### flow/run.sh
#!/bin/bash
# the make line also repeats each setting of config.mk as NAME=value (left out here)
make -C /OpenROAD-flow-scripts/flow DESIGN_CONFIG=/design/flow/config.mk WORK_HOME=/design/flow/orfs CLKGATE_MAP_FILE= finish
### flow/config.mk
export PLATFORM = sky130hd
export DESIGN_NAME = processor
export DESIGN_NICKNAME = processor
export VERILOG_FILES = /design/flow/design.v
export SDC_FILE = /design/flow/constraint.sdc
export NUM_CORES = 4
export LEC_CHECK = 0
export CAP_MARGIN = 20
export CORE_MARGIN = 2
export CORE_UTILIZATION = 40
export PLACE_DENSITY = 0.6
export SLEW_MARGIN = 20
### flow/constraint.sdc
create_clock -name core_clock -period 9.0 [get_ports {clk}]
set_input_delay 1.8000 -clock core_clock [delete_from_list [all_inputs] [get_ports {clk}]]
set_output_delay 1.8000 -clock core_clock [all_outputs]
set_load 0.01 [all_outputs]
### flow/design.v
module multiplier
  (
   input                     clk,
   input                     rst,
   input                     en,
   input [BITS-1:0]          data_a,
   input [BITS-1:0]          data_b,
   output reg [(BITS*2)-1:0] result,
   output                    done
   );
   parameter BITS = 16;
   localparam STATE_IDLE     = 0;
   localparam STATE_MULTIPLY = 1;
   reg                    state;
   reg [$clog2(BITS)-1:0] mul_counter;
   reg [BITS-1:0]         data_a_reg;
   reg [(BITS*2)-1:0]     data_b_reg;
   assign done = (STATE_IDLE == state) && !en;
   always @ (posedge clk) begin
      case (state)
         STATE_IDLE: begin
            if (en) begin
               mul_counter <= 0;
               data_a_reg <= data_a;
               data_b_reg <= { {BITS{1'b0}}, data_b };
               result <= 0;
               state <= STATE_MULTIPLY;
            end
         end
         STATE_MULTIPLY: begin
            if (mul_counter == BITS - 1) begin
               state <= STATE_IDLE;
            end else begin
               mul_counter <= mul_counter + 1;
            end
            data_a_reg <= data_a_reg >> 1;
            data_b_reg <= data_b_reg << 1;
            if (data_a_reg[0]) begin
               result <= result + data_b_reg;
            end
         end
      endcase
      if (rst) begin
         state <= STATE_IDLE;
      end
   end
endmodule
module divider
  (
   input                 clk,
   input                 rst,
   input                 en,
   input [BITS-1:0]      dividend,
   input [BITS-1:0]      divisor,
   output reg [BITS-1:0] quotient,
   output [BITS-1:0]     remainder,
   output                done
   );
   parameter BITS = 16;
   localparam STATE_IDLE   = 0;
   localparam STATE_DIVIDE = 1;
   reg                    state;
   reg [$clog2(BITS)-1:0] div_counter;
   reg [(BITS-1)*2:0]     dividend_reg;
   reg [(BITS-1)*2:0]     divisor_reg;
   assign done = (STATE_IDLE == state) && !en;
   assign remainder = dividend_reg[BITS-1:0];
   always @ (posedge clk) begin
      case (state)
        STATE_IDLE: begin
           if (en) begin
              div_counter <= 0;
              dividend_reg <= { {BITS-1{1'b0}}, dividend };
              divisor_reg <= { divisor, {BITS-1{1'b0}} };
              quotient <= 0;
              state <= STATE_DIVIDE;
           end
        end
        STATE_DIVIDE: begin
           if (div_counter == BITS - 1) begin
              state <= STATE_IDLE;
           end else begin
              div_counter <= div_counter + 1;
           end
           divisor_reg <= divisor_reg >> 1;
           if (dividend_reg < divisor_reg) begin
              quotient <= quotient << 1;
           end else begin
              quotient <= (quotient << 1) | 1'b1;
              dividend_reg <= dividend_reg - divisor_reg;
           end
        end
      endcase
      if (rst) begin
         state <= STATE_IDLE;
      end
   end
endmodule
module processor
  (
   input                        clk,
   input                        rst,
   input                        boot_done,
   output reg [11:0]            status_digits,
   output reg                   halted,
   output reg [16-1:0]  instr_ptr,
   input                        instr_valid,
   input [32-1:0]      cur_instr,
   output reg                   cache_wr_en,
   output reg [16-1:0]  cache_wr_addr,
   output reg [16-1:0]  cache_wr_data,
   input                        cache_wr_done,
   output reg                   cache_rd_en,
   output reg [16-1:0]  cache_rd_addr,
   input [16-1:0]       cache_rd_data,
   input                        cache_rd_done,
   input                        pixel_wr_done,
   output reg                   pixel_en,
   output reg [7:0]             pixel_rgb,
   output reg [7:0]             pixel_x,
   output reg [7:0]             pixel_y,
   input [16-1:0]       rnd,
   output reg                   ms_time_rst,
   input [16-1:0]       ms_time,
   input [142-1:0] buf_inputs
   );
   reg [16-1:0]  registers [16-1:0];
   reg                   overflow_flag;
   reg                   carry_flag;
   reg                   zero_flag;
   reg                   sign_flag;
   wire [7:0]            opcode = cur_instr[31:24];
   wire [7:0]            arg1 = cur_instr[23:16];
   wire [7:0]            arg2 = cur_instr[15:8];
   wire [3:0]            reg1 = arg1[3:0];
   wire [3:0]            reg2 = arg2[3:0];
   wire [16-1:0] dest = registers[reg1];
   wire [16-1:0] src  = registers[reg2];
   wire [15:0]           argA = cur_instr[23:8];
   wire [15:0]           argB = cur_instr[15:0];
   wire signed [16-1:0] signed_dest = dest;
   reg [3:0]             load_reg;
   reg                       multiply_en;
   reg [16-1:0]      multiply_data_a;
   reg [16-1:0]      multiply_data_b;
   wire [(16*2)-1:0] multiply_result;
   wire                      multiply_done;
   multiplier #(.BITS(16)) multiplier_
     (
      .clk(clk),
      .rst(rst),
      .en(multiply_en),
      .data_a(multiply_data_a),
      .data_b(multiply_data_b),
      .result(multiply_result),
      .done(multiply_done)
      );
   reg                   divide_en;
   reg [16-1:0]  dividend;
   reg [16-1:0]  divisor;
   wire [16-1:0] quotient;
   wire [16-1:0] remainder;
   wire                  divide_done;
   divider #(.BITS(16)) divider_
     (
      .clk(clk),
      .rst(rst),
      .en(divide_en),
      .dividend(dividend),
      .divisor(divisor),
      .quotient(quotient),
      .remainder(remainder),
      .done(divide_done)
      );
   localparam [3:0] STATE_PRE_BOOT   = 0;
   localparam [3:0] STATE_HALT       = 1;
   localparam [3:0] STATE_EXECUTING  = 2;
   localparam [3:0] STATE_WR_WAIT    = 3;
   localparam [3:0] STATE_PIXEL_WAIT = 4;
   localparam [3:0] STATE_RD_WAIT    = 5;
   localparam [3:0] STATE_RET_WAIT   = 6;
   localparam [3:0] STATE_MULTIPLY   = 7;
   localparam [3:0] STATE_DIVIDE     = 8;
   reg [3:0]            state;
   always @ (posedge clk) begin
      cache_wr_en <= 0;
      cache_rd_en <= 0;
      pixel_en <= 0;
      multiply_en <= 0;
      divide_en <= 0;
      ms_time_rst <= 0;
      case (state)
        STATE_PRE_BOOT: begin
           if (boot_done) begin
              state <= STATE_EXECUTING;
           end
        end
        STATE_HALT: begin
           halted <= 1;
        end
        STATE_EXECUTING: begin
           halted <= 0;
           if (instr_valid) begin
              execute();
           end
        end
        STATE_WR_WAIT: begin
           if (cache_wr_done) begin
              state <= STATE_EXECUTING;
           end
        end
        STATE_PIXEL_WAIT: begin
           if (pixel_wr_done) begin
              state <= STATE_EXECUTING;
           end
        end
        STATE_RD_WAIT: begin
           if (cache_rd_done) begin
              registers[load_reg] <= cache_rd_data;
              state <= STATE_EXECUTING;
           end
        end
        STATE_RET_WAIT: begin
           if (cache_rd_done) begin
              instr_ptr <= cache_rd_data + 32 / 8;
              state <= STATE_EXECUTING;
           end
        end
        STATE_MULTIPLY: begin
           if (multiply_done) begin
              registers[load_reg] <= multiply_result[16-1:0];
              state <= STATE_EXECUTING;
           end
        end
        STATE_DIVIDE: begin
           if (divide_done) begin
              registers[load_reg] <= quotient;
              state <= STATE_EXECUTING;
           end
        end
      endcase
      if (rst) begin
         state <= STATE_PRE_BOOT;
         status_digits <= 0;
         halted <= 0;
         instr_ptr <= 0;
         cache_wr_en <= 0;
         cache_rd_en <= 0;
         pixel_en <= 0;
         pixel_rgb <= 0;
         ms_time_rst <= 0;
         multiply_en <= 0;
         divide_en <= 0;
         overflow_flag <= 0;
         carry_flag <= 0;
         zero_flag <= 0;
         sign_flag <= 0;
      end
   end
   task execute;
      reg [16:0] result;
      begin
         result = 0;
         instr_ptr <= instr_ptr + 32 / 8;
         case (opcode)
           8'h00: begin
           end
           8'h01: begin
              registers[reg1] <= buf_inputs[src];
           end
           8'h02: begin
              if (cache_wr_done) begin
                 push(instr_ptr);
                 instr_ptr <= argA;
              end else begin
                 instr_ptr <= instr_ptr;
              end
           end
           8'h03: begin
              if (cache_rd_done) begin
                 pop();
                 registers[4'b0] <= registers[4'b0] - arg1 - 16 / 8;
                 state <= STATE_RET_WAIT;
              end else begin
                 instr_ptr <= instr_ptr;
              end
           end
           8'h04: begin
              if (cache_rd_done) begin
                 read(src);
              end else begin
                 instr_ptr <= instr_ptr;
              end
           end
           8'h05: begin
              if (cache_rd_done) begin
                 read(argB);
              end else begin
                 instr_ptr <= instr_ptr;
              end
           end
           8'h06: begin
              registers[reg1] <= src;
           end
           8'h07: begin
              registers[reg1] <= argB;
           end
           8'h08: begin
              if (cache_wr_done) begin
                 push(dest);
              end else begin
                 instr_ptr <= instr_ptr;
              end
           end
           8'h09: begin
              if (cache_rd_done) begin
                 pop();
              end else begin
                 instr_ptr <= instr_ptr;
              end
           end
           8'h0A: begin
              result = dest + src;
              registers[reg1] <= result[16-1:0];
           end
           8'h0B: begin
              result = dest - src;
              registers[reg1] <= result[16-1:0];
           end
           8'h0C: begin
              if (multiply_done) begin
                 multiply_en <= 1;
                 multiply_data_a <= dest;
                 multiply_data_b <= src;
                 state <= STATE_MULTIPLY;
                 load_reg <= reg1;
              end else begin
                 instr_ptr <= instr_ptr;
              end
           end
           8'h0D: begin
              if (divide_done) begin
                 divide_en <= 1;
                 dividend <= dest;
                 divisor <= src;
                 state <= STATE_DIVIDE;
                 load_reg <= reg1;
              end else begin
                 instr_ptr <= instr_ptr;
              end
           end
           8'h0E: begin
              registers[reg1] <= dest & src;
           end
           8'h0F: begin
              registers[reg1] <= dest | src;
           end
           8'h10: begin
              registers[reg1] <= dest ^ src;
           end
           8'h11: begin
              registers[reg1] <= dest << src;
           end
           8'h12: begin
              registers[reg1] <= signed_dest >>> src;
           end
           8'h13: begin
              registers[reg1] <= dest >> src;
           end
           8'h14: begin
              result = dest - src;
           end
           8'h15: begin
              result = { 1'b0, dest & src };
           end
           8'h16: begin
              pixel_rgb <= dest[7:0];
           end
           8'h17: begin
              if (pixel_wr_done) begin
                 pixel_en <= 1;
                 pixel_x <= dest[7:0];
                 pixel_y <= src[7:0];
                 state <= STATE_PIXEL_WAIT;
              end else begin
                 instr_ptr <= instr_ptr;
              end
           end
           8'h18: begin
              if (cache_wr_done) begin
                 write(dest, src);
              end else begin
                 instr_ptr <= instr_ptr;
              end
           end
           8'h19: begin
              if (cache_wr_done) begin
                 write(dest, argB);
              end else begin
                 instr_ptr <= instr_ptr;
              end
           end
           8'h1A: begin
              registers[reg1] <= ms_time;
           end
           8'h1B: begin
              ms_time_rst <= 1;
           end
           8'h1C: begin
              registers[reg1] <= rnd;
           end
           8'h30: begin
              instr_ptr <= dest;
           end
           8'h31: begin
              instr_ptr <= argA;
           end
           8'h32: begin
              if (zero_flag) begin
                 instr_ptr <= argA;
              end
           end
           8'h33: begin
              if (!zero_flag) begin
                 instr_ptr <= argA;
              end
           end
           8'h34: begin
              if (!zero_flag && sign_flag == overflow_flag) begin
                 instr_ptr <= argA;
              end
           end
           8'h35: begin
              if (sign_flag == overflow_flag) begin
                 instr_ptr <= argA;
              end
           end
           8'h36: begin
              if (!carry_flag && !zero_flag) begin
                 instr_ptr <= argA;
              end
           end
           8'h37: begin
              if (!carry_flag) begin
                 instr_ptr <= argA;
              end
           end
           8'h38: begin
              if (sign_flag != overflow_flag) begin
                 instr_ptr <= argA;
              end
           end
           8'h39: begin
              if (sign_flag != overflow_flag || zero_flag) begin
                 instr_ptr <= argA;
              end
           end
           8'h3A: begin
              if (carry_flag) begin
                 instr_ptr <= argA;
              end
           end
           8'h3B: begin
              if (carry_flag || zero_flag) begin
                 instr_ptr <= argA;
              end
           end
           8'h3C: begin
              if (overflow_flag) begin
                 instr_ptr <= argA;
              end
           end
           8'h3D: begin
              if (!overflow_flag) begin
                 instr_ptr <= argA;
              end
           end
           8'h3E: begin
              if (sign_flag) begin
                 instr_ptr <= argA;
              end
           end
           8'h3F: begin
              if (!sign_flag) begin
                 instr_ptr <= argA;
              end
           end
           default: begin
              status_digits <= 12'h700 | opcode;
              state <= STATE_HALT;
           end
         endcase
         if (8'h14 == opcode || 8'h15 == opcode ||
             8'h0A == opcode || 8'h0B == opcode) begin
            set_flags(result);
         end else begin
            clear_flags();
         end
      end
   endtask
   task write;
      input [16-1:0] data;
      input [16-1:0] addr;
      begin
         cache_wr_en <= 1;
         cache_wr_addr <= addr;
         cache_wr_data <= data;
         state <= STATE_WR_WAIT;
      end
   endtask
   task read;
      input [16-1:0] addr;
      begin
         load_reg <= reg1;
         cache_rd_en <= 1;
         cache_rd_addr <= addr;
         state <= STATE_RD_WAIT;
      end
   endtask
   task push;
      input [16-1:0] push_data;
      reg [16-1:0]   new_stack_ptr;
      begin
         new_stack_ptr = registers[4'b0] + 16 / 8;
         write(push_data, new_stack_ptr);
         registers[4'b0] <= new_stack_ptr;
      end
   endtask
   task pop;
      reg [16-1:0] stack_ptr;
      begin
         stack_ptr = registers[4'b0];
         read(stack_ptr);
         registers[4'b0] <= stack_ptr - 2;
      end
   endtask;
   task set_flags;
      input [16:0] result;
      begin
         if (8'h0A == opcode) begin
            overflow_flag <= (dest[16-1] &
                              src[16-1] &
                              ~result[16-1]) |
                             (~dest[16-1] &
                              ~src[16-1] &
                              result[16-1]);            
         end else if (8'h0B == opcode || 8'h14 == opcode) begin
            overflow_flag <= (dest[16-1] &
                              ~src[16-1] &
                              ~result[16-1]) |
                             (~dest[16-1] &
                              src[16-1] &
                              result[16-1]);
         end else begin
            overflow_flag <= 0;
         end
         carry_flag <= result[16];
         zero_flag <= (0 == result[16-1:0]);
         sign_flag <= result[16-1];
      end
   endtask
   task clear_flags;
      begin
         overflow_flag <= 0;
         carry_flag <= 0;
         zero_flag <= 0;
         sign_flag <= 0;
      end
   endtask
endmodule
==> results of run 1 <==
cell type report:
cell class              instances  area (sq um)
repair buffers                470          4380
flip-flops and latches        577         16800
fillers                      8128         45600
multi-input cells            2285         17600
inverters                     141           534
well taps                    1165          1460
clock inverters                37           415
clock buffers                  76          1590
diodes                          3          7.51
per-stage QoR:
stage / utilization, % / std cells / area, sq um / total power [mW]
detailed placement: 46.0 / 4636 / 40700 / 4.09
global route: 48.3 / 4751 / 42700 / 6.81
finish: 48.4 / 4754 / 42700 / 6.63
floorplan: - / 3210 / 35700 / 3.61
CTS: 48.3 / 4749 / 42700 / 6.62
global placement: 46.0 / 4636 / 40700 / 4.10
per-layer routing:
layer / wire (um) / share of wire, %
met5: 73 / 0.050
met3: 17800 / 12
met1: 59100 / 40
met4: 8130 / 5.5
met2: 61700 / 42
==> impl_metrics.yaml, run 1 <==
# synthesis and place-and-route metrics
grt:
  antenna_violations_before_repair: 10
  grt_util_all_layers_pct: 31.4
  grt_busiest_layer: "met2"
  groute.layer.met1.usage_pct: 43.9
  groute.layer.met2.usage_pct: 45.5
  global_route_wire_length_before_repair_mm: 207
  grt_overflow: 0
  globalRouteMet3Util_pct: 8.34
  via_count_of_the_first_global_routing_pass: 28600
  grt_max_degree: 81
final_timing:
  minimum_clock_period_after_layout_ns: 7.35
  fmax_ghz: 0.136
  whs_ns: 0.452
  setup-tns-final_ns: 0
  clock_skew_ns: 0.0923
  grt_setup_unrepaired: "no"
  post-route-worst-setup-slack_ns: 1.65
  worstMarginPinSlew_ns: 1.25
  finalHoldViolCount: 0
  timing.final.max_slew_violations: 0
  setup_viol: 0
  final.period_utilization_pct: 81.6
  slew_headroom_pct: 15.8
die:
  die_area_sq_um: 91600
  placementRows: 109
  floorplan.core_util_pct: 40.4
  die_h_um: 303
  floorplan_core_area_sq_um: 88400
  ios: 334
  die-width_um: 303
yosys:
  ys_sh_simple_pct: 12.4
  netlist_area_sq_um: 35700
  synth-edff-count: 522
  synth_xor_xnor_area_share_pct: 2.80
  yosysWarningCount: 3
  ys_top_logic_family: "multiplexers"
  post_synth_mux_area_share_pct: 15.3
  synth-seq-area-share_pct: 47.0
  asyncSetResetFlopFracSynth_pct: 0
  syn_inst_count: 3210
  synth_stat.cells: 3210
  yosys_most_used_dff: "edfxtp_1"
  synth_largest_type_area_fraction_pct: 43.9
  synth.cellmix.compoundShare_pct: 14.1
  yosys.cell_count.top_type: "edfxtp_1"
  synth_area_leader_cell: "edfxtp_1"
  yosys-top-cells-area: "edfxtp_1, mux4_2, ha_1"
  synth_adder_area_share_pct: 4.38
  synthesis.area_per_instance_sq_um: 11.1
  netlist_cell_types: 89
  yosys_register_bits: 577
  common_cells: "edfxtp_1, nand2_1, nor2_1, a21oi_1, mux4_2"
  floorplan.nets: 3561
  synth.yosys.chip_area_sq_um: 35700
drt:
  wl_mm: 147
  wl_per_cell_um: 30.9
  length_of_the_first_detailed_routing_pass_in_iterations: 6
  drc_errors: 0
  post_drt_via_cell_ratio: 6.37
  drt_iter0_drc: 4278
  routed-via-count: 30300
  route.antenna.remaining_nets: 0
power:
  comb_power_share_pct: 17.3
  leakage_nw: 15.2
  worst_ir_drop_vdd_mv: 0.173
  power.clock.total_mw: 2.55
  power_sequential_mw: 2.93
  power_of_the_combinational_group_mw: 1.15
  power_density_nw_per_um2: 155
  swShare_pct: 27.9
  power.net_switching_mw: 1.85
  sequential_power_share_pct: 44.2
  dominant_power_group: "registers"
  intPower_mw: 4.78
  clk_pwr_share_pct: 38.5
run:
  warnings: 60
  maxCapViolations: 0
finish:
  area.growth.synth_to_final_pct: 19.7
  finalNetCount: 3887
placement:
  preCtsSetupSlack_ns: 0.741
  io_buffers: 332
  routabilityCongestion: 1.00
  hpwlAfterDp_mm: 108
worst_setup_path:
  critPathLaunch: "cur_instr[18]"
  setup.worst_path.class: "primary input to flip-flop"
  reg2reg_start: "registers[0][5]$_DFFE_PP_"
  timing.critical_path.max_delay_family: "AND-OR/OR-AND gates"
  worst_ep_required_time_ns: 9.36
  data_arrival_at_the_endpoint_of_the_critical_path_ns: 7.70
  critical_path_depth: 19
  worstSetupEndpointType: "flip-flop"
  timing.reg2reg.worst_path_depth: 16
  regToRegSetupSlack_ns: 3.03
  critical_path.slowest_cell: "a21oi_2"
  crit-reg2reg-capture: "registers[6][14]$_DFFE_PP_"
  crit_fanout: 16
  crit_path_start_kind: "primary input"
  slowest_delay_ns: 0.66
  path_buffers: 4
  cell_by_cell_listing_of_the_critical_path: "clkdlybuf4s50_1 > buf_4 > and2_1 > a22oi_1 > nand2_1 > inv_1 > ha_1 > a211oi_1 > o21a_1 > o31ai_1 > a2111oi_0 > buf_4 > o41ai_1 > xnor2_1 > a221o_1 > a211oi_1 > a221oi_1 > o221ai_1 > a21oi_2"
  crit_end: "registers[6][14]$_DFFE_PP_"
clock_tree:
  clk_transition_reported_paths_ns: 0.06
  worst_skew_pair.late_latency_ns: 0.71
  post_cts.repair.setup_buffers: 0
  cts-buffers-inserted: 61
  cts-root-buf: "clkbuf_16"
  tritoncts_num_sinks: 577
  cts_repair_resize_count: 0
  cts-root-to-sink-buffers: 3
  cts_hold_buffers: 0
  tritoncts: "built"
  h-tree-depth: 2
min_path:
  hp-class: "flip-flop to flip-flop"
  hold_path_depth: 2
  timing.hold.worst.start: "state[5]$_DFF_P_"
  timing.hold.worst_endpoint: "state[5]$_DFF_P_"
outcome:
  run_status: "no timing/DRC/antenna violations"
==> run 2, diff against run 1 <==
- ABC_AREA: unset -> 0
- CAP_MARGIN: 20 -> 30
- CELL_PAD_IN_SITES_DETAIL_PLACEMENT: unset -> 2
- CORE_MARGIN: 2 -> 8
- CORE_UTILIZATION: 40 -> 43
- CTS_CLUSTER_SIZE: unset -> 89
- GPL_ROUTABILITY_DRIVEN: unset -> 0
- GPL_TIMING_DRIVEN: unset -> 1
- MIN_ROUTING_LAYER: unset -> met1
- PLACE_DENSITY: 0.6 -> unset
- PLACE_DENSITY_LB_ADDON: unset -> 0.1
- TNS_END_PERCENT: unset -> 40
- clock period: 9.0 -> 9.49 ns (I/O delays scaled with it)
==> impl_metrics.yaml, run 2 <==
# synthesis and place-and-route metrics
yosys:
  floorplan.nets: 3561
  ys_top_logic_family: "multiplexers"
  synthesis.area_per_instance_sq_um: 11.1
  yosysWarningCount: 3
  yosys_register_bits: 577
  synth_area_leader_cell: "edfxtp_1"
  common_cells: "edfxtp_1, nand2_1, nor2_1, a21oi_1, mux4_2"
  post_synth_mux_area_share_pct: 15.3
  synth.cellmix.compoundShare_pct: 14.1
  synth.yosys.chip_area_sq_um: 35700
  yosys-top-cells-area: "edfxtp_1, mux4_2, ha_1"
  synth-edff-count: 522
  yosys_most_used_dff: "edfxtp_1"
  synth_adder_area_share_pct: 4.38
  asyncSetResetFlopFracSynth_pct: 0
  netlist_cell_types: 89
  synth_largest_type_area_fraction_pct: 43.9
  synth_stat.cells: 3210
  netlist_area_sq_um: 35700
  syn_inst_count: 3210
  synth_xor_xnor_area_share_pct: 2.80
  yosys.cell_count.top_type: "edfxtp_1"
  synth-seq-area-share_pct: 47.0
  ys_sh_simple_pct: 12.4
run:
  warnings: 61
  maxCapViolations: 0
die:
  die_h_um: 304
  placementRows: 105
  die-width_um: 304
  die_area_sq_um: 92500
  floorplan.core_util_pct: 43.5
  ios: 334
  floorplan_core_area_sq_um: 82100
drt:
  routed-via-count: 35000
  drc_errors: 0
  post_drt_via_cell_ratio: 7.48
  detailroute.wirelength.met2_mm: 86.0
  length_of_the_first_detailed_routing_pass_in_iterations: 14
  wl_per_cell_um: 42.5
  wl_mm: 199
  route.antenna.remaining_nets: 0
  maxUsedRoutingLayer: "met5"
  detailroute.wirelength.met3_mm: 28.6
  wl_met1_mm: 65.2
  drt_iter0_drc: 5959
final_timing:
  finalHoldViolCount: 0
  whs_ns: 0.482
  setup_viol: 0
  worstMarginPinSlew_ns: 1.18
  grt_setup_unrepaired: "no"
  minimum_clock_period_after_layout_ns: 8.91
  clock_skew_ns: 0.0515
  final.period_utilization_pct: 93.9
  fmax_ghz: 0.112
  slew_headroom_pct: 20.8
  timing.final.max_slew_violations: 0
  setup-tns-final_ns: 0
grt:
  antenna_violations_before_repair: 35
  global_route_wire_length_before_repair_mm: 280
  via_count_of_the_first_global_routing_pass: 36800
  grt_util_all_layers_pct: 41.3
  grt_max_degree: 94
  grt_overflow: 0
clock_tree:
  cts-root-buf: "clkbuf_16"
  tritoncts_num_sinks: 577
  cts_hold_buffers: 0
  h-tree-depth: 3
  cts-root-to-sink-buffers: 3
  post_cts.repair.setup_buffers: 0
  clk_transition_reported_paths_ns: 0.06
  cts_repair_resize_count: 0
  cts-buffers-inserted: 68
  worst_skew_pair.late_latency_ns: 0.67
  tritoncts: "built"
power:
  intPower_mw: 4.74
  leakage_nw: 15.3
  swShare_pct: 30.6
  power.net_switching_mw: 2.09
  comb_power_share_pct: 17.7
  power.clock.total_mw: 2.84
  sequential_power_share_pct: 40.7
  power_of_the_combinational_group_mw: 1.21
  worst_ir_drop_vdd_mv: 0.152
  power_density_nw_per_um2: 159
  power_sequential_mw: 2.78
  dominant_power_group: "the clock network"
  clk_pwr_share_pct: 41.5
finish:
  finalNetCount: 3883
  area.sequential_sq_um: 16800
  area.combinational_sq_um: 17600
  finish.instance_area_sq_um: 42900
  area.growth.synth_to_final_pct: 20.2
  layout.filler_cells: 7832
worst_setup_path:
  regToRegSetupSlack_ns: 2.25
  crit_path_start_kind: "primary input"
  critical_path.slowest_cell: "a211oi_1"
  data_arrival_at_the_endpoint_of_the_critical_path_ns: 9.28
  timing.reg2reg.worst_path_depth: 19
  timing.critical_path.max_delay_family: "AND-OR/OR-AND gates"
  critical_path_depth: 19
  setup.worst_path.class: "primary input to flip-flop"
  worst_ep_required_time_ns: 9.87
  crit-reg2reg-capture: "registers[10][10]$_DFFE_PP_"
  crit_end: "registers[10][10]$_DFFE_PP_"
  reg2reg_start: "registers[0][0]$_DFFE_PP_"
  cpMostUsedCell: "buf_4"
  crit_fanout: 16
  worstSetupEndpointType: "flip-flop"
  slowest_delay_ns: 0.92
  path_buffers: 6
  critPathLaunch: "cur_instr[19]"
  cell_by_cell_listing_of_the_critical_path: "clkdlybuf4s50_1 > buf_4 > nor2b_1 > buf_4 > a22oi_1 > nand2_1 > inv_1 > ha_1 > inv_1 > a21o_1 > o21ai_0 > o31ai_1 > xnor2_1 > a221oi_1 > nor4_1 > a211oi_1 > a2bb2oi_1 > a31oi_1 > buf_4"
outcome:
  run_status: "no timing/DRC/antenna violations"
placement:
  placed_cell_area_sq_um: 40300
  io_buffers: 332
  hpwlAfterDp_mm: 130
min_path:
  timing.hold.worst.start: "state[5]$_DFF_P_"
  hp-class: "flip-flop to flip-flop"
  hold_path_depth: 2
  timing.hold.worst_endpoint: "state[5]$_DFF_P_"
==> run 2: final cells by class <==
class | instances | area share, %
Multi-Input combinational cell | 2285 | 41.0
Sequential cell | 577 | 39.1
Timing Repair Buffer | 459 | 10.1
Clock buffer | 88 | 4.34
Tap cell | 1070 | 3.12
Inverter | 141 | 1.25
Clock inverter | 37 | 0.995
Antenna cell | 23 | 0.134
==> run 2: routing by layer <==
metal,track usage [%],up-vias
met3,19.5,1306
met1,46.0,17200
li1,-,13000
met4,27.5,38
met5,3.85,-
met2,62.6,3505
==> run 2: metrics by stage <==
stage / utilization, % / power (mW) / worst slack [ns] / instances
detailed placement: 49.1 / 3.90 / 0.870 / 4513
global route: 52.2 / 6.90 / 0.718 / 4663
CTS: 51.9 / 6.71 / 1.27 / 4638
finish: 52.2 / 6.83 / 0.583 / 4680
floorplan: - / 3.42 / 2.24 / 3210
global placement: 49.0 / 3.84 / 1.21 / 4506
==> run 3, diff against run 2 <==
- ABC_AREA: 0 -> unset
- CAP_MARGIN: 30 -> 20
- CELL_PAD_IN_SITES_DETAIL_PLACEMENT: 2 -> unset
- CORE_MARGIN: 8 -> 2
- CORE_UTILIZATION: 43 -> 40
- CTS_CLUSTER_SIZE: 89 -> unset
- GPL_ROUTABILITY_DRIVEN: 0 -> unset
- GPL_TIMING_DRIVEN: 1 -> unset
- HOLD_SLACK_MARGIN: unset -> -0.09
- MIN_ROUTING_LAYER: met1 -> unset
- PLACE_DENSITY_LB_ADDON: 0.1 -> unset
- SLEW_MARGIN: 20 -> 40
- TNS_END_PERCENT: 40 -> unset
- clock period: 9.49 -> 9.0 ns (I/O delays scaled with it)
==> impl_metrics.yaml, run 3 <==
# synthesis and place-and-route metrics
drt:
  post_drt_via_cell_ratio: 6.38
  route.antenna.remaining_nets: 0
  wl_mm: 148
  wl_per_cell_um: 30.9
  length_of_the_first_detailed_routing_pass_in_iterations: 6
  routed-via-count: 30400
  drt_iter0_drc: 4171
  drc_errors: 0
clock_tree:
  tritoncts_num_sinks: 577
  cts_repair_resize_count: 0
  cts-root-to-sink-buffers: 3
  post_cts.repair.setup_buffers: 0
  worst_skew_pair.late_latency_ns: 0.65
  h-tree-depth: 3
  tritoncts: "built"
  cts-root-buf: "clkbuf_16"
  cts-buffers-inserted: 67
  cts_hold_buffers: 0
  clk_transition_reported_paths_ns: 0.06
power:
  intPower_mw: 4.92
  clk_pwr_share_pct: 40.5
  power.clock.total_mw: 2.78
  power_of_the_combinational_group_mw: 1.15
  sequential_power_share_pct: 42.7
  worst_ir_drop_vdd_mv: 0.127
  comb_power_share_pct: 16.8
  dominant_power_group: "registers"
  power_density_nw_per_um2: 159
  power_sequential_mw: 2.93
  design_power_total_mw: 6.86
  leakage_nw: 15.3
  power.net_switching_mw: 1.94
  swShare_pct: 28.3
final_timing:
  whs_ns: 0.455
  finalHoldViolCount: 0
  setup-tns-final_ns: 0
  minimum_clock_period_after_layout_ns: 7.43
  grt_setup_unrepaired: "no"
  slew_headroom_pct: 33.5
  final.period_utilization_pct: 82.5
  timing.final.max_slew_violations: 0
  clock_skew_ns: 0.0625
  worstMarginPinSlew_ns: 0.994
  fmax_ghz: 0.135
  setup_viol: 0
die:
  die_area_sq_um: 91600
  die_h_um: 303
  die-width_um: 303
  floorplan_core_area_sq_um: 88400
  ios: 334
  floorplan.core_util_pct: 40.4
  placementRows: 109
yosys:
  yosys-top-cells-area: "edfxtp_1, mux4_2, ha_1"
  synthesis.area_per_instance_sq_um: 11.1
  synth_largest_type_area_fraction_pct: 43.9
  synth-seq-area-share_pct: 47.0
  yosysWarningCount: 3
  ys_sh_simple_pct: 12.4
  floorplan.nets: 3561
  common_cells: "edfxtp_1, nand2_1, nor2_1, a21oi_1, mux4_2"
  netlist_cell_types: 89
  ys_top_logic_family: "multiplexers"
  synth_xor_xnor_area_share_pct: 2.80
  synth_stat.cells: 3210
  synth.cellmix.compoundShare_pct: 14.1
  asyncSetResetFlopFracSynth_pct: 0
  yosys_most_used_dff: "edfxtp_1"
  syn_inst_count: 3210
  netlist_area_sq_um: 35700
  synth-edff-count: 522
  yosys.cell_count.top_type: "edfxtp_1"
  post_synth_mux_area_share_pct: 15.3
  synth_adder_area_share_pct: 4.38
  synth.yosys.chip_area_sq_um: 35700
  yosys_register_bits: 577
  synth_area_leader_cell: "edfxtp_1"
grt:
  via_count_of_the_first_global_routing_pass: 28700
  antenna_violations_before_repair: 14
  globalRouteMet3Util_pct: 8.68
  groute.layer.met2.usage_pct: 46.1
  global_route_wire_length_before_repair_mm: 207
  grt_overflow: 0
  grt_busiest_layer: "met2"
  grt_util_all_layers_pct: 31.6
  grt_max_degree: 81
  groute.layer.met1.usage_pct: 43.4
worst_setup_path:
  timing.critical_path.max_delay_family: "AND-OR/OR-AND gates"
  critPathLaunch: "cur_instr[18]"
  timing.reg2reg.worst_path_depth: 16
  crit_path_start_kind: "primary input"
  crit-reg2reg-capture: "registers[4][14]$_DFFE_PP_"
  cpMostUsedCell: "nand2_1"
  worstSetupEndpointType: "flip-flop"
  critical_path_depth: 19
  path_buffers: 4
  regToRegSetupSlack_ns: 3.09
  data_arrival_at_the_endpoint_of_the_critical_path_ns: 7.89
  cell_by_cell_listing_of_the_critical_path: "clkdlybuf4s50_1 > buf_4 > and2_1 > a22oi_1 > nand2_1 > inv_1 > ha_1 > or2_2 > a221oi_1 > o22ai_1 > o41ai_1 > o41ai_1 > o31ai_2 > nand2_1 > a221o_1 > o311ai_1 > nand2_1 > a31oi_1 > buf_4"
  crit_fanout: 16
  slowest_delay_ns: 0.67
  crit_end: "registers[0][15]$_DFFE_PP_"
  worst_ep_required_time_ns: 9.47
  critical_path.slowest_cell: "and2_1"
  reg2reg_start: "registers[0][5]$_DFFE_PP_"
  setup.worst_path.class: "primary input to flip-flop"
min_path:
  timing.hold.worst_endpoint: "state[5]$_DFF_P_"
  hp-class: "flip-flop to flip-flop"
  hold_path_depth: 2
  timing.hold.worst.start: "state[5]$_DFF_P_"
placement:
  routabilityCongestion: 1.00
  hpwlAfterDp_mm: 108
  io_buffers: 332
finish:
  layout.filler_cells: 8139
  finalNetCount: 3896
  area.sequential_sq_um: 16800
  area.growth.synth_to_final_pct: 20.6
  area.combinational_sq_um: 17600
outcome:
  run_status: "no timing/DRC/antenna violations"
run:
  warnings: 60
  maxCapViolations: 0
## run 3: layout make-up
cell class / count / area share [%]
diodes: 3 / 0.0174
clock buffers: 83 / 4.06
clock inverters: 40 / 1.19
inverters: 141 / 1.25
multi-input cells: 2285 / 40.9
flip-flops and latches: 577 / 39.0
well taps: 1165 / 3.39
repair buffers: 473 / 10.2
## run 3: through the flow
stage / setup slack (ns) / util, % / instance area, sq um / std cells
floorplan: 1.84 / - / 35700 / 3210
global placement: 0.852 / 46.0 / 40700 / 4636
detailed placement: 1.10 / 46.1 / 40700 / 4637
CTS: 1.75 / 48.6 / 43000 / 4760
global route: 1.44 / 48.7 / 43000 / 4764
finish: 1.57 / 48.7 / 43000 / 4767
## run 3: per-layer routing
metal,vias up,wire [um]
met2,2097,62400
met5,-,203
met1,15000,58500
li1,13000,-
met3,396,18400
met4,20,8070
==> run 4, diff against run 3 <==
- HOLD_SLACK_MARGIN: -0.09 -> unset
- PLACE_DENSITY: unset -> 0.6
- SLEW_MARGIN: 40 -> 20
- clock period: 9.0 -> 5.06 ns (I/O delays scaled with it)
==> impl_metrics.yaml, run 4 <==
# synthesis and place-and-route metrics
die:
  ios: 334
  floorplan_core_area_sq_um: 88400
  die-width_um: 303
  die_area_sq_um: 91600
  die_h_um: 303
  floorplan.core_util_pct: 40.4
  placementRows: 109
yosys:
  synth_xor_xnor_area_share_pct: 2.80
  yosys_register_bits: 577
  synth.yosys.chip_area_sq_um: 35700
  yosysWarningCount: 3
  synthesis.area_per_instance_sq_um: 11.1
  netlist_area_sq_um: 35700
  yosys_most_used_dff: "edfxtp_1"
  netlist_cell_types: 89
  synth.cellmix.compoundShare_pct: 14.1
  synth_area_leader_cell: "edfxtp_1"
  floorplan.nets: 3561
  ys_top_logic_family: "multiplexers"
  post_synth_mux_area_share_pct: 15.3
  synth-edff-count: 522
  synth_largest_type_area_fraction_pct: 43.9
  yosys-top-cells-area: "edfxtp_1, mux4_2, ha_1"
  common_cells: "edfxtp_1, nand2_1, nor2_1, a21oi_1, mux4_2"
  ys_sh_simple_pct: 12.4
  yosys.cell_count.top_type: "edfxtp_1"
  asyncSetResetFlopFracSynth_pct: 0
  synth-seq-area-share_pct: 47.0
  synth_stat.cells: 3210
  synth_adder_area_share_pct: 4.38
  syn_inst_count: 3210
worst_setup_path:
  reg2reg_start: "registers[0][0]$_DFFE_PP_"
  worst_ep_required_time_ns: 5.43
  timing.reg2reg.worst_path_depth: 20
  crit-reg2reg-capture: "registers[4][14]$_DFFE_PP_"
  crit_end: "registers[4][14]$_DFFE_PP_"
  crit_fanout: 16
  critical_path.slowest_cell: "mux4_2"
  cell_by_cell_listing_of_the_critical_path: "buf_16 > buf_12 > buf_8 > mux4_2 > mux4_2 > inv_2 > ha_4 > o21ai_1 > and2_4 > o31ai_4 > a2111oi_4 > buf_4 > o41ai_4 > xnor2_2 > a221o_1 > a211oi_2 > a221oi_2 > o221ai_2 > a21oi_4 > buf_12"
  timing.critical_path.max_delay_family: "AND-OR/OR-AND gates"
  slowest_delay_ns: 0.56
  critical_path_depth: 20
  data_arrival_at_the_endpoint_of_the_critical_path_ns: 5.35
  critPathLaunch: "cur_instr[8]"
  worstSetupEndpointType: "flip-flop"
  regToRegSetupSlack_ns: 0.33
  path_buffers: 6
  setup.worst_path.class: "primary input to flip-flop"
  crit_path_start_kind: "primary input"
run:
  warnings: 62
  maxCapViolations: 0
placement:
  routabilityCongestion: 1.04
  preCtsSetupSlack_ns: -1.09
  io_buffers: 332
  hpwlAfterDp_mm: 119
  dp.cells: 5074
power:
  comb_power_share_pct: 21.6
  sequential_power_share_pct: 41.4
  power.clock.total_mw: 4.66
  power_density_nw_per_um2: 265
  worst_ir_drop_vdd_mv: 0.222
  leakage_nw: 17.9
  intPower_mw: 9.09
  swShare_pct: 27.9
  clk_pwr_share_pct: 37.0
  dominant_power_group: "registers"
  power_of_the_combinational_group_mw: 2.73
  power_sequential_mw: 5.21
  power.net_switching_mw: 3.51
clock_tree:
  clk_transition_reported_paths_ns: 0.06
  tritoncts: "built"
  cts-root-to-sink-buffers: 3
  cts-root-buf: "clkbuf_16"
  cts_hold_buffers: 0
  cts-buffers-inserted: 67
  worst_skew_pair.late_latency_ns: 0.62
  h-tree-depth: 3
  tritoncts_num_sinks: 577
final_timing:
  finalHoldViolCount: 0
  clock_skew_ns: 0.0306
  slew_headroom_pct: 27.4
  worstMarginPinSlew_ns: 1.09
  post-route-worst-setup-slack_ns: 0.0788
  timing.final.max_slew_violations: 0
  setup_viol: 0
  grt_setup_unrepaired: "yes"
  setup-tns-final_ns: 0
  fmax_ghz: 0.201
  final.period_utilization_pct: 98.4
  minimum_clock_period_after_layout_ns: 4.98
drt:
  drt_iter0_drc: 3962
  length_of_the_first_detailed_routing_pass_in_iterations: 6
  routed-via-count: 32000
  wl_mm: 155
  route.antenna.remaining_nets: 0
  post_drt_via_cell_ratio: 6.12
  drc_errors: 0
  wl_per_cell_um: 29.6
min_path:
  timing.hold.worst.start: "state[5]$_DFF_P_"
  hold_path_depth: 2
  hp-class: "flip-flop to flip-flop"
  timing.hold.worst_endpoint: "state[5]$_DFF_P_"
finish:
  finalNetCount: 4366
  area.growth.synth_to_final_pct: 33.3
  final_cells: 5235
outcome:
  run_status: "no timing/DRC/antenna violations"
grt:
  via_count_of_the_first_global_routing_pass: 30200
  grt_max_degree: 93
  global_route_wire_length_before_repair_mm: 217
  grt_overflow: 0
  grt_util_all_layers_pct: 33.1
  antenna_violations_before_repair: 10
run 4: repair_timing:
item | in CTS | in global routing
setup buffers | 4 | 34
cloned | 1 | 3
endpoints found under the setup margin | 121 | 116
gates resized | 22 | 65
pin swaps | 7 | 29
run 4: cell type report:
cell class | instances | area (sq um)
antenna | 7 | 17.5
clock buffer | 79 | 1790
clock inverter | 38 | 293
fill | 7827 | 40800
inverter | 141 | 546
multi-input combinational | 2285 | 18100
sequential | 577 | 16800
tap | 1165 | 1460
timing repair buffer | 943 | 8610
run 4: through the flow:
stage / hold slack (ns) / util (%) / area, sq um / total power, mW
floorplan: 0.426 / - / 36200 / 6.49
global placement: 0.440 / 50.5 / 44600 / 7.85
detailed placement: 0.442 / 50.5 / 44600 / 7.83
CTS: 0.451 / 53.1 / 46900 / 12.5
global route: 0.488 / 53.8 / 47500 / 13.0
finish: 0.454 / 53.8 / 47600 / 12.6
run 4: routing by layer:
metal | routed length [um] | track usage (%) | vias to the layer above
li1 | - | - | 13900
met1 | 64700 | 47.4 | 15900
met2 | 67400 | 49.5 | 1926
met3 | 16100 | 6.19 | 315
met4 | 6920 | 13.3 | 0
met5 | 0 | 0 | -
==> run 5, diff against run 4 <==
- CORE_UTILIZATION: 40 -> 10
- clock period: 5.06 -> 11.2 ns (I/O delays scaled with it)
==> impl_metrics.yaml, run 5 <==
# synthesis and place-and-route metrics
worst_setup_path:
  timing.reg2reg.worst_path_depth: 16
  data_arrival_at_the_endpoint_of_the_critical_path_ns: 8.71
  critical_path.slowest_cell: "clkdlybuf4s50_1"
  regToRegSetupSlack_ns: 4.57
  critPathLaunch: "cur_instr[11]"
  cpMostUsedCell: "a211oi_1"
  crit_fanout: 30
  slowest_delay_ns: 1.12
  critical_path_depth: 16
  worst_ep_required_time_ns: 11.52
  path_buffers: 3
  setup.worst_path.class: "primary input to flip-flop"
  cell_by_cell_listing_of_the_critical_path: "clkdlybuf4s50_1 > inv_1 > mux2_4 > inv_4 > fa_1 > a211oi_1 > o21a_1 > o31ai_1 > a2111oi_0 > o41ai_1 > xnor2_1 > a221o_1 > a211oi_1 > a221oi_1 > o221ai_1 > a21oi_2"
  crit-reg2reg-capture: "registers[12][14]$_DFFE_PP_"
  timing.critical_path.max_delay_family: "AND-OR/OR-AND gates"
  reg2reg_start: "registers[0][0]$_DFFE_PP_"
  crit_path_start_kind: "primary input"
  crit_end: "registers[12][14]$_DFFE_PP_"
  worstSetupEndpointType: "flip-flop"
yosys:
  yosysWarningCount: 3
  asyncSetResetFlopFracSynth_pct: 0
  synth.yosys.chip_area_sq_um: 35700
  post_synth_mux_area_share_pct: 15.3
  ys_sh_simple_pct: 12.4
  synth_largest_type_area_fraction_pct: 43.9
  netlist_area_sq_um: 35700
  netlist_cell_types: 89
  yosys.cell_count.top_type: "edfxtp_1"
  synth-edff-count: 522
  yosys-top-cells-area: "edfxtp_1, mux4_2, ha_1"
  yosys_most_used_dff: "edfxtp_1"
  floorplan.nets: 3561
  synth_area_leader_cell: "edfxtp_1"
  synth-seq-area-share_pct: 47.0
  synth_stat.cells: 3210
  common_cells: "edfxtp_1, nand2_1, nor2_1, a21oi_1, mux4_2"
  yosys_register_bits: 577
  syn_inst_count: 3210
  synth_xor_xnor_area_share_pct: 2.80
  synth.cellmix.compoundShare_pct: 14.1
  ys_top_logic_family: "multiplexers"
  synth_adder_area_share_pct: 4.38
  synthesis.area_per_instance_sq_um: 11.1
final_timing:
  minimum_clock_period_after_layout_ns: 8.39
  slew_headroom_pct: 10.4
  whs_ns: 0.454
  final.period_utilization_pct: 74.9
  clock_skew_ns: 0.0631
  fmax_ghz: 0.119
  worstMarginPinSlew_ns: 1.33
  finalHoldViolCount: 0
  setup-tns-final_ns: 0
  timing.final.max_slew_violations: 0
  setup_viol: 0
  grt_setup_unrepaired: "no"
  post-route-worst-setup-slack_ns: 2.81
drt:
  post_drt_via_cell_ratio: 3.60
  routed-via-count: 30000
  wl_mm: 186
  drt_iter0_drc: 3749
  drc_errors: 0
  length_of_the_first_detailed_routing_pass_in_iterations: 18
  route.antenna.remaining_nets: 0
  wl_per_cell_um: 22.3
run:
  warnings: 60
  maxCapViolations: 0
clock_tree:
  cts-root-to-sink-buffers: 3
  post_cts.repair.setup_buffers: 0
  tritoncts_num_sinks: 577
  cts-buffers-inserted: 67
  cts_hold_buffers: 0
  clk_transition_reported_paths_ns: 0.06
  h-tree-depth: 3
  worst_skew_pair.late_latency_ns: 0.70
  cts_repair_resize_count: 0
  tritoncts: "built"
  cts-root-buf: "clkbuf_16"
power:
  dominant_power_group: "registers"
  design_power_total_mw: 5.62
  intPower_mw: 3.94
  comb_power_share_pct: 17.6
  power_of_the_combinational_group_mw: 0.990
  sequential_power_share_pct: 41.9
  power_density_nw_per_um2: 119
  power.clock.total_mw: 2.28
  power.net_switching_mw: 1.68
  swShare_pct: 29.9
  leakage_nw: 15.2
  clk_pwr_share_pct: 40.5
  power_sequential_mw: 2.36
  worst_ir_drop_vdd_mv: 0.125
grt:
  grt_overflow: 0
  grt_util_all_layers_pct: 9.85
  antenna_violations_before_repair: 28
  via_count_of_the_first_global_routing_pass: 28800
  grt_max_degree: 92
  global_route_wire_length_before_repair_mm: 248
finish:
  finish.instance_area_sq_um: 47400
  area.growth.synth_to_final_pct: 32.8
  finalNetCount: 3877
  layout.filler_cells: 40300
  final_cells: 8341
  final_util_pct: 13.3
placement:
  io_buffers: 332
  routabilityCongestion: 1.02
  preCtsSetupSlack_ns: 2.01
  dp.cells: 8206
  hpwlAfterDp_mm: 144
  placed_cell_area_sq_um: 45100
die:
  die_h_um: 601
  placementRows: 219
  die_area_sq_um: 362000
  ios: 334
  die-width_um: 601
  floorplan_core_area_sq_um: 356000
  floorplan.core_util_pct: 10.0
outcome:
  run_status: "no timing/DRC/antenna violations"
min_path:
  hold_path_depth: 2
  timing.hold.worst_endpoint: "state[5]$_DFF_P_"
  timing.hold.worst.start: "state[5]$_DFF_P_"
  hp-class: "flip-flop to flip-flop"
[run 5: layout make-up]
class	instances	area, sq um	share of cell area (%)
multi-input combinational	2285	17600	37.1
sequential	577	16800	35.4
tap	4751	5940	12.5
timing repair buffer	454	4240	8.95
clock buffer	82	1780	3.76
inverter	141	534	1.13
clock inverter	39	497	1.05
antenna	12	30.0	0.0634
[run 5: metal layers]
metal  vias up  part of all wire (%)  GRT usage, %
li1      12900                     -             -
met1     14900                    33          10.1
met2      1685                    51          17.9
met3       468                   7.2          2.01
met4        10                   8.4          6.91
met5         -                 0.034             0
==> run 6, diff against run 5 <==
- ABC_AREA: unset -> 0
- CAP_MARGIN: 20 -> 25
- CORE_UTILIZATION: 10 -> 46
- CTS_CLUSTER_SIZE: unset -> 87
- GPL_ROUTABILITY_DRIVEN: unset -> 1
- GPL_TIMING_DRIVEN: unset -> 1
- MIN_ROUTING_LAYER: unset -> met1
- PLACE_DENSITY: 0.6 -> unset
- clock period: 11.2 -> 4.37 ns (I/O delays scaled with it)
==> impl_metrics.yaml, run 6 <==
# synthesis and place-and-route metrics
drt:
  post_drt_via_cell_ratio: 6.33
  n_antenna_cell: 0
  detailroute.wirelength.met3_mm: 17.9
  routed-via-count: 33400
  wl_per_cell_um: 30.8
  wl_mm: 162
  detailroute.wirelength.met2_mm: 72.1
  route.antenna.remaining_nets: 0
  maxUsedRoutingLayer: "met5"
  wl_met1_mm: 62.4
  length_of_the_first_detailed_routing_pass_in_iterations: 6
  drc_errors: 0
  drt_iter0_drc: 4175
worst_setup_path:
  setup.worst_path.class: "primary input to flip-flop"
  slowest_delay_ns: 0.53
  critical_path_depth: 19
  crit_path_start_kind: "primary input"
  crit-reg2reg-capture: "registers[7][14]$_DFFE_PP_"
  crit_fanout: 8
  critPathLaunch: "cur_instr[8]"
  worst_ep_required_time_ns: 4.74
  timing.reg2reg.worst_path_depth: 18
  cpMostUsedCell: "a211oi_2"
  data_arrival_at_the_endpoint_of_the_critical_path_ns: 5.08
  worstSetupEndpointType: "flip-flop"
  critical_path.slowest_cell: "mux4_2"
  timing.critical_path.max_delay_family: "AND-OR/OR-AND gates"
  regToRegSetupSlack_ns: -0.31
  cell_by_cell_listing_of_the_critical_path: "buf_16 > buf_8 > mux4_2 > mux2i_4 > mux2_4 > inv_4 > fa_2 > a211oi_2 > o21a_2 > o31ai_4 > a2111oi_4 > o41ai_4 > xnor2_1 > a221o_1 > a211oi_2 > a221oi_2 > o221ai_2 > a21oi_4 > buf_12"
  crit_end: "registers[7][14]$_DFFE_PP_"
  path_buffers: 4
  reg2reg_start: "registers[11][0]$_DFFE_PP_"
grt:
  global_route_wire_length_before_repair_mm: 227
  grt_max_degree: 93
  via_count_of_the_first_global_routing_pass: 32300
  antenna_violations_before_repair: 11
  grt_overflow: 0
  grt_util_all_layers_pct: 39.9
power:
  worst_ir_drop_vdd_mv: 0.335
  leakage_nw: 19.0
  clk_pwr_share_pct: 36.6
  design_power_total_mw: 15.2
  intPower_mw: 10.8
  power_sequential_mw: 6.04
  dominant_power_group: "registers"
  swShare_pct: 29.1
  power_density_nw_per_um2: 304
  power.clock.total_mw: 5.56
  comb_power_share_pct: 23.6
  power_of_the_combinational_group_mw: 3.59
  power.net_switching_mw: 4.43
  sequential_power_share_pct: 39.8
yosys:
  ys_sh_simple_pct: 12.4
  yosys_register_bits: 577
  synth_xor_xnor_area_share_pct: 2.80
  yosys-top-cells-area: "edfxtp_1, mux4_2, ha_1"
  yosysWarningCount: 3
  netlist_cell_types: 89
  post_synth_mux_area_share_pct: 15.3
  synth_largest_type_area_fraction_pct: 43.9
  netlist_area_sq_um: 35700
  yosys.cell_count.top_type: "edfxtp_1"
  synth.cellmix.compoundShare_pct: 14.1
  synth_stat.cells: 3210
  yosys_most_used_dff: "edfxtp_1"
  asyncSetResetFlopFracSynth_pct: 0
  syn_inst_count: 3210
  synth.yosys.chip_area_sq_um: 35700
  common_cells: "edfxtp_1, nand2_1, nor2_1, a21oi_1, mux4_2"
  synth_area_leader_cell: "edfxtp_1"
  synth-edff-count: 522
  synth-seq-area-share_pct: 47.0
  synthesis.area_per_instance_sq_um: 11.1
  synth_adder_area_share_pct: 4.38
  floorplan.nets: 3561
  ys_top_logic_family: "multiplexers"
outcome:
  run_status: "complete, but fails checks"
  check.faults: "negative setup slack"
final_timing:
  finalHoldViolCount: 0
  fmax_ghz: 0.213
  slew_headroom_pct: 32.2
  worstMarginPinSlew_ns: 1.02
  minimum_clock_period_after_layout_ns: 4.70
  clock_skew_ns: 0.0471
  final.period_utilization_pct: 108
  post-route-worst-setup-slack_ns: -0.332
  setup_viol: 163
  timing.final.max_slew_violations: 0
  grt_setup_unrepaired: "yes"
clock_tree:
  cts-root-buf: "clkbuf_16"
  h-tree-depth: 3
  worst_skew_pair.late_latency_ns: 0.65
  clk_transition_reported_paths_ns: 0.06
  cts-buffers-inserted: 67
  tritoncts_num_sinks: 577
  cts-root-to-sink-buffers: 3
  tritoncts: "built"
  cts_hold_buffers: 0
placement:
  placed_cell_area_sq_um: 45200
  preCtsSetupSlack_ns: -1.50
  routabilityCongestion: 1.10
  hpwlAfterDp_mm: 122
  io_buffers: 332
finish:
  finalNetCount: 4525
  area.growth.synth_to_final_pct: 40.0
  finish.instance_area_sq_um: 50000
min_path:
  timing.hold.worst.start: "state[5]$_DFF_P_"
  timing.hold.worst_endpoint: "state[5]$_DFF_P_"
  hold_path_depth: 2
  hp-class: "flip-flop to flip-flop"
die:
  die_h_um: 283
  floorplan_core_area_sq_um: 77100
  die_area_sq_um: 79800
  die-width_um: 283
  placementRows: 102
  floorplan.core_util_pct: 46.3
  ios: 334
run:
  maxCapViolations: 0
  warnings: 63
[run 6: final cells by class]
| cell class | instances | area, sq um |
|---|---|---|
| multi-input combinational | 2286 | 19000 |
| fill | 6025 | 27100 |
| sequential | 577 | 16800 |
| clock inverter | 35 | 413 |
| clock buffer | 85 | 1750 |
| inverter | 141 | 542 |
| timing repair buffer | 1101 | 10200 |
| tap | 1040 | 1300 |
[run 6: metal layers]
layer	GRT usage, %	up-vias
met5	0	-
li1	-	14200
met4	20.0	8
met2	61.6	2207
met3	9.16	431
met1	52.8	16500
[run 6: timing repair]
| action | in CTS | in global routing |
|---|---|---|
| pin swaps | 43 | 52 |
| setup buffers | 41 | 39 |
| gates resized | 207 | 136 |
| endpoints found under the setup margin | 260 | 243 |
| gates cloned | 9 | 7 |
[run 6: through the flow]
stage / TNS, ns / util, % / hold slack, ns / instances
2_1_floorplan: -86.28 / - / 0.426 / 3210
3_3_place_gp: -310.71 / 58.7 / 0.441 / 5059
3_5_place_dp: -322.12 / 58.7 / 0.440 / 5060
4_1_cts: -14.54 / 63.5 / 0.450 / 5227
5_1_grt: -33.78 / 64.8 / 0.489 / 5265
6_report: -22.97 / 64.8 / 0.449 / 5265
==> run 7, diff against run 6 <==
- ABC_AREA: 0 -> unset
- CAP_MARGIN: 25 -> 20
- CORE_UTILIZATION: 46 -> 64
- CTS_CLUSTER_SIZE: 87 -> unset
- GPL_ROUTABILITY_DRIVEN: 1 -> unset
- GPL_TIMING_DRIVEN: 1 -> unset
- MIN_ROUTING_LAYER: met1 -> unset
- SETUP_SLACK_MARGIN: unset -> 1.67
- clock period: 4.37 -> 6.29 ns (I/O delays scaled with it)
==> impl_metrics.yaml, run 7 <==
# flow metrics
yosys:
  synth-edff-count: 522
  syn_inst_count: 3210
  synth_area_leader_cell: "edfxtp_1"
  asyncSetResetFlopFracSynth_pct: 0
  netlist_area_sq_um: 35700
  yosys.cell_count.top_type: "edfxtp_1"
  ys_sh_simple_pct: 12.4
  synthesis.area_per_instance_sq_um: 11.1
  ys_top_logic_family: "multiplexers"
  synth.cellmix.compoundShare_pct: 14.1
  synth_xor_xnor_area_share_pct: 2.80
  synth_stat.cells: 3210
  yosys_most_used_dff: "edfxtp_1"
  post_synth_mux_area_share_pct: 15.3
  yosys_register_bits: 577
  common_cells: "edfxtp_1, nand2_1, nor2_1, a21oi_1, mux4_2"
  synth_largest_type_area_fraction_pct: 43.9
  synth.yosys.chip_area_sq_um: 35700
  floorplan.nets: 3561
  yosysWarningCount: 3
  synth_adder_area_share_pct: 4.38
  synth-seq-area-share_pct: 47.0
  netlist_cell_types: 89
  yosys-top-cells-area: "edfxtp_1, mux4_2, ha_1"
die:
  placementRows: 86
  floorplan.core_util_pct: 64.8
  floorplan_core_area_sq_um: 55100
  die_area_sq_um: 57700
  die_h_um: 240
  die-width_um: 240
  ios: 334
clock_tree:
  cts-root-to-sink-buffers: 3
  h-tree-depth: 2
  cts-root-buf: "clkbuf_16"
  cts-buffers-inserted: 56
  tritoncts_num_sinks: 577
outcome:
  toolErrorMsg: "[ERROR GRT-0116] Global routing finished with congestion. Check the congestion regions in the DRC Viewer."
  lastStage: "5_1_grt"
  run_status: "did not finish"
placement:
  preCtsSetupSlack_ns: -0.220
  routabilityCongestion: 1.14
  placed_cell_area_sq_um: 42100
  io_buffers: 332
  hpwlAfterDp_mm: 117
grt:
  grt_overflow: 458
  grt_util_all_layers_pct: 77.6
-- run 7: what timing repair did --
action,in CTS
endpoints found under the hold margin,0
hold buffers,0
cloned,18
buffers inserted,92
pin swaps,80
endpoints found under the setup margin,394
resized,311
-- run 7: metrics by stage --
stage               hold slack, ns  power [mW]  TNS, ns  utilization [%]  instances
CTS                          0.494        9.97        0             84.5       4637
global placement             0.433        6.04    -4.22             76.4       4424
detailed placement           0.441        6.07   -12.78             76.4       4424
floorplan                    0.426        5.22        0                -       3210
-- run 7: metal layers --
metal,GRT overflow,track usage [%]
met1,24,78.2
met2,244,92.4
met5,4,37.4
met3,13,64.5
met4,173,74.2
==> run 8, diff against run 7 <==
- ABC_AREA: unset -> 1
- CAP_MARGIN: 20 -> 10
- CELL_PAD_IN_SITES_DETAIL_PLACEMENT: unset -> 2
- CORE_MARGIN: 2 -> 8
- CORE_UTILIZATION: 64 -> 65
- CTS_CLUSTER_SIZE: unset -> 11
- GPL_ROUTABILITY_DRIVEN: unset -> 0
- GPL_TIMING_DRIVEN: unset -> 0
- HOLD_SLACK_MARGIN: unset -> 0.02
- MIN_ROUTING_LAYER: unset -> met1
- PLACE_DENSITY_LB_ADDON: unset -> 0.1
- SETUP_SLACK_MARGIN: 1.67 -> 0.29
- TNS_END_PERCENT: unset -> 40
- clock period: 6.29 -> 7.47 ns (I/O delays scaled with it)
==> impl_metrics.yaml, run 8 <==
# flow metrics
die:
  die-width_um: 253
  floorplan.core_util_pct: 65.3
  floorplan_core_area_sq_um: 56000
  ios: 334
  placementRows: 87
  die_h_um: 253
  die_area_sq_um: 64000
yosys:
  synth.yosys.chip_area_sq_um: 36500
  yosys.cell_count.top_type: "nand2_1"
  yosys-top-cells-area: "edfxtp_1, nand2_1, o21ai_0"
  synth_xor_xnor_area_share_pct: 1.63
  synth_adder_area_share_pct: 4.28
  ys_sh_simple_pct: 20.3
  synth.cellmix.compoundShare_pct: 19.1
  floorplan.nets: 4908
  yosys_most_used_dff: "edfxtp_1"
  yosys_register_bits: 577
  syn_inst_count: 4557
  yosysWarningCount: 3
  post_synth_mux_area_share_pct: 0
  synth_area_leader_cell: "edfxtp_1"
  netlist_area_sq_um: 36500
  synth_stat.cells: 4557
  common_cells: "nand2_1, edfxtp_1, inv_1, o21ai_0, nor2_1"
  asyncSetResetFlopFracSynth_pct: 0
  synth-seq-area-share_pct: 45.9
  synthesis.area_per_instance_sq_um: 8.01
  netlist_cell_types: 63
  synth-edff-count: 522
  synth_largest_type_area_fraction_pct: 42.9
  ys_top_logic_family: "simple AND/OR/NAND/NOR gates"
outcome:
  lastStage: "3_5_place_dp"
  toolErrorMsg: "Error: detail_place.tcl, 38 bad optional access"
  run_status: "did not finish"
placement:
  io_buffers: 331
[run 8: through the flow]
step	setup TNS (ns)	instance area (sq um)	hold WS [ns]	total power, mW	setup WS [ns]
3_3_place_gp	-370.25	40800	0.442	4.91	-2.44
2_1_floorplan	0	36500	0.430	4.36	1.29
==> run 9, diff against run 8 <==
- CELL_PAD_IN_SITES_DETAIL_PLACEMENT: 2 -> unset
- CELL_PAD_IN_SITES_GLOBAL_PLACEMENT: unset -> 0
- CORE_ASPECT_RATIO: unset -> 1.51
- CORE_MARGIN: 8 -> 4
- CORE_UTILIZATION: 65 -> 40
- CTS_CLUSTER_SIZE: 11 -> 18
- GPL_TIMING_DRIVEN: 0 -> unset
- HOLD_SLACK_MARGIN: 0.02 -> -0.09
- MIN_ROUTING_LAYER: met1 -> unset
- PLACE_DENSITY_LB_ADDON: 0.1 -> 0.19
- SETUP_SLACK_MARGIN: 0.29 -> -0.3
- SLEW_MARGIN: 20 -> 0
- TNS_END_PERCENT: 40 -> 100
- clock period: 7.47 -> 8.86 ns (I/O delays scaled with it)
==> impl_metrics.yaml, run 9 <==
# synthesis and place-and-route metrics
outcome:
  run_status: "no timing/DRC/antenna violations"
min_path:
  hp-class: "flip-flop to flip-flop"
  timing.hold.worst_endpoint: "state[0]$_DFF_P_"
  hold_path_depth: 2
  timing.hold.worst.start: "state[0]$_DFF_P_"
yosys:
  synth_xor_xnor_area_share_pct: 1.63
  synth.cellmix.compoundShare_pct: 19.1
  yosysWarningCount: 3
  common_cells: "nand2_1, edfxtp_1, inv_1, o21ai_0, nor2_1"
  synth_adder_area_share_pct: 4.28
  syn_inst_count: 4557
  ys_top_logic_family: "simple AND/OR/NAND/NOR gates"
  ys_sh_simple_pct: 20.3
  synth.yosys.chip_area_sq_um: 36500
  synthesis.area_per_instance_sq_um: 8.01
  synth-edff-count: 522
  floorplan.nets: 4908
  yosys-top-cells-area: "edfxtp_1, nand2_1, o21ai_0"
  synth_area_leader_cell: "edfxtp_1"
  yosys_register_bits: 577
  yosys.cell_count.top_type: "nand2_1"
  netlist_cell_types: 63
  netlist_area_sq_um: 36500
  yosys_most_used_dff: "edfxtp_1"
  asyncSetResetFlopFracSynth_pct: 0
  synth-seq-area-share_pct: 45.9
  synth_stat.cells: 4557
  post_synth_mux_area_share_pct: 0
  synth_largest_type_area_fraction_pct: 42.9
clock_tree:
  cts_repair_resize_count: 0
  cts-root-buf: "clkbuf_16"
  clk_transition_reported_paths_ns: 0.06
  tritoncts_num_sinks: 577
  cts-buffers-inserted: 56
  worst_skew_pair.late_latency_ns: 0.68
  cts-root-to-sink-buffers: 3
  cts_hold_buffers: 0
  tritoncts: "built"
  h-tree-depth: 2
  post_cts.repair.setup_buffers: 0
die:
  ios: 334
  die_h_um: 379
  die-width_um: 254
  placementRows: 135
  floorplan_core_area_sq_um: 90200
  die_area_sq_um: 96300
  floorplan.core_util_pct: 40.5
worst_setup_path:
  timing.critical_path.max_delay_family: "simple AND/OR/NAND/NOR gates"
  critical_path_depth: 23
  critical_path.slowest_cell: "nand2_1"
  reg2reg_start: "registers[0][1]$_DFFE_PP_"
  crit-reg2reg-capture: "registers[14][15]$_DFFE_PP_"
  crit_fanout: 37
  worstSetupEndpointType: "flip-flop"
  timing.reg2reg.worst_path_depth: 23
  critPathLaunch: "cur_instr[16]"
  data_arrival_at_the_endpoint_of_the_critical_path_ns: 7.94
  cell_by_cell_listing_of_the_critical_path: "buf_4 > inv_2 > buf_4 > o21ai_0 > o21ai_0 > o221ai_1 > nand2_1 > inv_1 > ha_1 > inv_1 > nor4_1 > nand3_1 > nand2_1 > xor2_1 > inv_1 > a21oi_1 > a21boi_1 > o2111ai_1 > o21bai_1 > nand3_1 > a21oi_1 > a21oi_1 > buf_4"
  crit_end: "registers[14][15]$_DFFE_PP_"
  crit_path_start_kind: "primary input"
  regToRegSetupSlack_ns: 3.07
  slowest_delay_ns: 0.75
  path_buffers: 7
  setup.worst_path.class: "primary input to flip-flop"
  worst_ep_required_time_ns: 9.25
drt:
  route.antenna.remaining_nets: 0
  wl_per_cell_um: 26.2
  routed-via-count: 36000
  wl_mm: 158
  length_of_the_first_detailed_routing_pass_in_iterations: 12
  drt_iter0_drc: 4916
  post_drt_via_cell_ratio: 5.95
  drc_errors: 0
run:
  maxCapViolations: 0
  warnings: 69
power:
  clk_pwr_share_pct: 39.8
  leakage_nw: 17.5
  power_density_nw_per_um2: 160
  power_sequential_mw: 2.97
  sequential_power_share_pct: 43.0
  intPower_mw: 4.95
  power.clock.total_mw: 2.75
  power.net_switching_mw: 1.95
  worst_ir_drop_vdd_mv: 0.136
  dominant_power_group: "registers"
  comb_power_share_pct: 17.2
  power_of_the_combinational_group_mw: 1.19
  swShare_pct: 28.2
final_timing:
  post-route-worst-setup-slack_ns: 1.31
  final.period_utilization_pct: 85.2
  setup_viol: 0
  setup-tns-final_ns: 0
  whs_ns: 0.461
  minimum_clock_period_after_layout_ns: 7.55
  worstMarginPinSlew_ns: 1.40
  finalHoldViolCount: 0
  clock_skew_ns: 0.0384
  timing.final.max_slew_violations: 0
  slew_headroom_pct: 5.96
  fmax_ghz: 0.132
  grt_setup_unrepaired: "no"
finish:
  final_cells: 6051
  finalNetCount: 5175
  layout.filler_cells: 8730
  final_util_pct: 47.9
  area.growth.synth_to_final_pct: 18.3
grt:
  grt_overflow: 0
  global_route_wire_length_before_repair_mm: 226
  via_count_of_the_first_global_routing_pass: 33900
  grt_util_all_layers_pct: 31.8
  grt_max_degree: 199
  antenna_violations_before_repair: 11
placement:
  io_buffers: 332
  hpwlAfterDp_mm: 114
  preCtsSetupSlack_ns: 1.23
  dp.cells: 5928
run 9: per-stage QoR:
| step | total power, mW | instance area (sq um) |
|---|---|---|
| 3_3_place_gp | 4.16 | 41100 |
| 3_5_place_dp | 4.15 | 41100 |
| 6_report | 6.90 | 43200 |
| 5_1_grt | 7.11 | 43200 |
| 4_1_cts | 6.88 | 43200 |
| 2_1_floorplan | 3.67 | 36500 |
run 9: final cells by class:
| type | count | area (sq um) | area share [%] |
|---|---|---|---|
| clock buffer | 61 | 1450 | 3.36 |
| inverter | 550 | 2060 | 4.78 |
| antenna | 15 | 37.5 | 0.0868 |
| clock inverter | 45 | 642 | 1.49 |
| timing repair buffer | 445 | 4190 | 9.69 |
| tap | 1164 | 1460 | 3.37 |
| multi-input combinational | 3194 | 16600 | 38.4 |
| sequential | 577 | 16800 | 38.8 |
run 9: layer usage:
layer  part of all wire, %  GRT usage (%)
met2                    44           50.0
met4                    10           25.2
met1                    35           36.5
met5                 0.019              0
met3                    11           8.81
No activity file was given, so power comes from the tool's default toggle rates.
